== run 1 ==
## top
module top(
    input clk,              
    input rst,              
    input cyc,              
    input stb,              
    input we,               
	input [3:0] wb_sel,     
    input [31:0] adr,       
    input [31:0] dat_mosi,  
    output reg [31:0] dat_miso,  
    output reg ack,             
    output reg err              
);
parameter A_OFFSET = 0;     
parameter B_OFFSET = 9;     
parameter C_OFFSET = 18;    
parameter MAT_SIZE = 9;     
parameter INT_WIDTH = 8;  
reg [71:0] A, B;
reg Enable;
reg reset_matrix;
wire [71:0] C;
wire done;
matrix_mult mm_inst(
    .Clock(clk),
    .reset(reset_matrix),
    .Enable(Enable),
    .A(A),
    .B(B),
    .C(C),
    .done(done)
);
always @(posedge clk or posedge rst) begin
    if (rst) begin
        dat_miso <= 32'b0;
        ack <= 0;
        err <= 0;
        reset_matrix <= 1;
        Enable <= 0;
        A <= 72'b0;
        B <= 72'b0;
    end else if (cyc && stb) begin
        ack <= 0;
        err <= 0;
        reset_matrix <= 0;
        if (we && wb_sel[0]) begin
            reset_matrix <= 1;
            if (adr < A_OFFSET+MAT_SIZE) begin
  ...
Size in the first run: ~2300 cells after synthesis, ~540 flip-flops, roughly 27000 µm² of cells after synthesis.
clock: 5.03 ns
lec_check: 0
cap_margin: 20
core_margin: 2
core_utilization: 72
cts_cluster_size: 42
place_density_lb_addon: 0.0
setup_slack_margin: 0.31
slew_margin: 20
tns_end_percent: 55
run.sh (not shown) runs the stock make flow with config.mk's settings and CLKGATE_MAP_FILE=.
Final checks on run 1, whose flow otherwise completed, came back failing, citing setup timing.
Modified inputs, run 2 compared to run 1
- clearing TNS_END_PERCENT, which used to be 55
- swapping 72 for 40 in CORE_UTILIZATION
- clearing SETUP_SLACK_MARGIN, which used to be 0.31
- clearing CTS_CLUSTER_SIZE, which used to be 42
- clearing PLACE_DENSITY_LB_ADDON, which used to be 0.0
- swapping 5.03 for 9.06 in the clock period (ns, I/O delays scaled along)
Results
The cell count in run 2 is 1.05 times that in run 1. Between run 2 and run 1, share of total power in the clock network is lower for run 1, run 2 comes in above that. Run 2 ended up with a higher final worst-path setup slack than run 1 did. Buffers plus inverters on the worst setup path down 3 in run 2 wrt run 1. Compared with run 1, in run 2 number of clock buffers in the layout rose by 6; sum of internal, switching and leakage power fell by about 44%; first-pass GRT wire length fell by 6.4%. Run 2 did not stop at any stage, and its layout met the timing, design-rule and antenna checks. Although run 1 finished all stages, its layout failed final checks on setup timing.

## run A
The RTL this note starts from:
==> flow/design.v <==
module matrix_mult
    (   input Clock,
        input reset,  
        input Enable,     
        input [71:0] A,
        input [71:0] B,
        output reg [71:0] C,
        output reg done      
    );
reg signed [7:0] matA [2:0][2:0];
reg signed [7:0] matB [2:0][2:0];
reg signed [7:0] matC [2:0][2:0];
integer i,j,k;   
reg first_cycle;     
reg end_of_mult;     
reg signed [15:0] temp;  
always @(posedge Clock or posedge reset)
begin
    if(reset == 1) begin     
        i = 0;
        j = 0;
        k = 0;
        temp = 0;
        first_cycle = 1;
        end_of_mult = 0;
        done = 0;
        for(i=0;i<=2;i=i+1) begin
            for(j=0;j<=2;j=j+1) begin
                matA[i][j] = 8'd0;
                matB[i][j] = 8'd0;
                matC[i][j] = 8'd0;
            end
        end
    end
    else begin   
        if(Enable == 1)      
            if(first_cycle == 1) begin      
                for(i=0;i<=2;i=i+1) begin
                    for(j=0;j<=2;j=j+1) begin
                        matA[i][j] = A[(i*3+j)*8+:8];
                        matB[i][j] = B[(i*3+j)*8+:8];
                        matC[i][j] = 8'd0;
                    end
                end
                first_cycle = 0;
                end_of_mult = 0;
                temp = 0;
                i = 0;
                j = 0;
                k = 0;
            end
            else if(end_of_mult == 0) begin      
                temp = matA[i][k]*matB[k][j];
                matC[i][j] = matC[i][j] + temp[7:0];     
                if(k == 2) begin
                    k = 0;
                    if(j == 2) begin
                        j = 0;
                        if (i == 2) begin
                            i = 0;
                            end_of_mult = 1;
                        end
                        else
                            i = i + 1;
                    end
                    else
                        j = j+1;
                end
                else
                    k = k+1;
            end
            else if(end_of_mult == 1) begin      
                for(i=0;i<=2;i=i+1) begin    
                    for(j=0;j<=2;j=j+1) begin     
                        C[(i*3+j)*8+:8] = matC[i][j];
                    end
                end
                done = 1;    
            end
    end
end
endmodule
module top(
    input clk,              
    input rst,              
    input cyc,              
    input stb,              
    input we,               
	input [3:0] wb_sel,     
    input [31:0] adr,       
    input [31:0] dat_mosi,  
    output reg [31:0] dat_miso,  
    output reg ack,             
    output reg err              
);
parameter A_OFFSET = 0;     
parameter B_OFFSET = 9;     
parameter C_OFFSET = 18;    
parameter MAT_SIZE = 9;     
parameter INT_WIDTH = 8;  
reg [71:0] A, B;
reg Enable;
reg reset_matrix;
wire [71:0] C;
wire done;
matrix_mult mm_inst(
    .Clock(clk),
    .reset(reset_matrix),
    .Enable(Enable),
    .A(A),
    .B(B),
    .C(C),
    .done(done)
);
always @(posedge clk or posedge rst) begin
    if (rst) begin
        dat_miso <= 32'b0;
        ack <= 0;
        err <= 0;
        reset_matrix <= 1;
        Enable <= 0;
        A <= 72'b0;
        B <= 72'b0;
    end else if (cyc && stb) begin
        ack <= 0;
        err <= 0;
        reset_matrix <= 0;
        if (we && wb_sel[0]) begin
            reset_matrix <= 1;
            if (adr < A_OFFSET+MAT_SIZE) begin
                A[((adr-A_OFFSET)*INT_WIDTH)+:INT_WIDTH] <= dat_mosi[7:0];
                ack <= 1;
            end else if (adr >=B_OFFSET && adr < B_OFFSET+MAT_SIZE) begin
                B[((adr-B_OFFSET)*INT_WIDTH)+:INT_WIDTH] <= dat_mosi[7:0];
                ack <= 1;
            end else begin
                err <= 1;
            end
        end else if (!we) begin
            if (adr >= C_OFFSET && adr < C_OFFSET+MAT_SIZE) begin
                Enable <= 1;
                if (done) begin
                    dat_miso[7:0] <= C[(adr-C_OFFSET)*INT_WIDTH+:INT_WIDTH];
                    ack <= 1;
                    Enable <= 0;
                end
            end else begin
                err <= 1;
            end
        end
    end else begin
        ack <= 0;
        err <= 0;
    end
end
endmodule
clock: 5.03 ns
lec_check: 0
cap_margin: 0
core_aspect_ratio: 0.89
core_margin: 2
core_utilization: 72
cts_cluster_size: 97
place_density_lb_addon: 0.03
setup_slack_margin: 1.3
slew_margin: 40
[flow] run A | stages: complete | final checks: fail | reason: setup timing
The inputs of run B differ from those of run A as listed below.
==> flow/config.mk <==
export PLATFORM = sky130hd
export DESIGN_NAME = top
export DESIGN_NICKNAME = top
export VERILOG_FILES = /design/flow/design.v
export SDC_FILE = /design/flow/constraint.sdc
export NUM_CORES = 4
export LEC_CHECK = 0
export CAP_MARGIN = 20
export CORE_MARGIN = 2
export CORE_UTILIZATION = 72
export CTS_CLUSTER_SIZE = 42
export HOLD_SLACK_MARGIN = -0.09
export PLACE_DENSITY_LB_ADDON = 0.0
export SETUP_SLACK_MARGIN = 1.46
export SLEW_MARGIN = 20
export TNS_END_PERCENT = 10
==> comparison <==
Run B finished every stage; the final checks, however, were not passed, the failures being setup timing.
Going from run A to run B, the achievable frequency was found to have gone up by about 0.5%.
Run comparison: run B path type of the worst min-delay path flop to flop; run A path type of the worst min-delay path flop to async pin
Diff run B and run A: proportion of cell area occupied by multi-input gates lower in run B
Run B vs run A — number of cells on the critical path dropped 2.
Per the comparison of run B with run A, final worst-path setup slack now sits higher; site row count increased by 4 relative to the old numbers; global-route usage down 2.1 points.
Run B vs run A, ratio of final minimum period to clock period went down by 0.81 points.
Of run B and run A, it is run B that has the higher sum of internal, switching and leakage power.
Going from run A to run B, clock group share of total power +0.5 points, post-route core utilization -1.3 points.
Changes in run C relative to run B:
==> flow/config.mk <==
export PLATFORM = sky130hd
export DESIGN_NAME = top
export DESIGN_NICKNAME = top
export VERILOG_FILES = /design/flow/design.v
export SDC_FILE = /design/flow/constraint.sdc
export NUM_CORES = 4
export LEC_CHECK = 0
export CAP_MARGIN = 0
export CORE_MARGIN = 2
export CORE_UTILIZATION = 72
export CTS_CLUSTER_DIAMETER = 380
export PLACE_DENSITY_LB_ADDON = 0.0
export SLEW_MARGIN = 20
==> flow/constraint.sdc <==
create_clock -name core_clock -period 7.0 [get_ports {clk}]
set_input_delay 1.4000 -clock core_clock [delete_from_list [all_inputs] [get_ports {clk}]]
set_output_delay 1.4000 -clock core_clock [all_outputs]
set_load 0.01 [all_outputs]
Results
Run C finished all stages; however, its layout fails the closing checks, the failures being setup timing. Compared to run B, run C has filler cell count 10% higher. In the flow results for run C and run B, the worst path buffer plus inverter count is larger on run C. Run C against run B; cell depth of the worst setup path is up by more than 10%. Of run C and run B, run C shows the higher final critical delay including setup and external delays, with run B below it.
Edits applied to the flow inputs when going from run C to run D:
==> flow/config.mk <==
export PLATFORM = sky130hd
export DESIGN_NAME = top
export DESIGN_NICKNAME = top
export VERILOG_FILES = /design/flow/design.v
export SDC_FILE = /design/flow/constraint.sdc
export NUM_CORES = 4
export LEC_CHECK = 0
export CAP_MARGIN = 20
export CORE_MARGIN = 2
export CORE_UTILIZATION = 58
export SETUP_SLACK_MARGIN = 1.71
export SLEW_MARGIN = 20
==> flow/constraint.sdc <==
create_clock -name core_clock -period 8.5 [get_ports {clk}]
set_input_delay 1.7000 -clock core_clock [delete_from_list [all_inputs] [get_ports {clk}]]
set_output_delay 1.7000 -clock core_clock [all_outputs]
set_load 0.01 [all_outputs]
Findings:
Number of synthesized register bits: run C vs run D, no meaningful difference
Compared with run C, run D shows a share of the clock period used by the worst path after layout that is 21 points lower.
Diff run C -> run D | final cell count | up slightly
Of run D and run C, it is run D that has the lower final wirelength.
Compared to run C, run D was floorplanned on a bigger die.
Relative to run C, final hold slack has increased by 0.030 ns in run D.
Via count delta for run D relative to run C: 1084 lower
Run D did not stop at any stage, and its layout met the timing, design-rule and antenna checks.
Total number of nets in the final design went down by a few percent going from run C to run D.
Going from run C to run D, shortest period the worst path allows shows a reduction of 0.13 ns; total power draw fell by about 18%; multi-input combinational gate total level.
--- input diff run D..run E ---
diff --git a/flow/config.mk b/flow/config.mk
--- a/flow/config.mk
+++ b/flow/config.mk
@@ -6,7 +6,12 @@
 export NUM_CORES = 4
 export LEC_CHECK = 0
+export ABC_AREA = 0
 export CAP_MARGIN = 20
 export CORE_MARGIN = 2
-export CORE_UTILIZATION = 58
+export CORE_UTILIZATION = 72
+export CTS_CLUSTER_DIAMETER = 267
+export CTS_CLUSTER_SIZE = 15
+export MIN_ROUTING_LAYER = met1
+export PLACE_DENSITY_LB_ADDON = 0.06
 export SETUP_SLACK_MARGIN = 1.71
 export SLEW_MARGIN = 20
==> flow/constraint.sdc <==
create_clock -name core_clock -period 5.76 [get_ports {clk}]
set_input_delay 1.1520 -clock core_clock [delete_from_list [all_inputs] [get_ports {clk}]]
set_output_delay 1.1520 -clock core_clock [all_outputs]
set_load 0.01 [all_outputs]
Findings:
Status: clock latency reported for the late side of the worst-skew pair parity (run D, run E)
Lower sequential share of layout area among run E and run D: run E
Of run E and run D, it is run E that has the higher finished layout cell area.
Run D and run E: one clean run, run D; the rest did not finish clean.
Power is estimated from default activity; no workload was simulated.
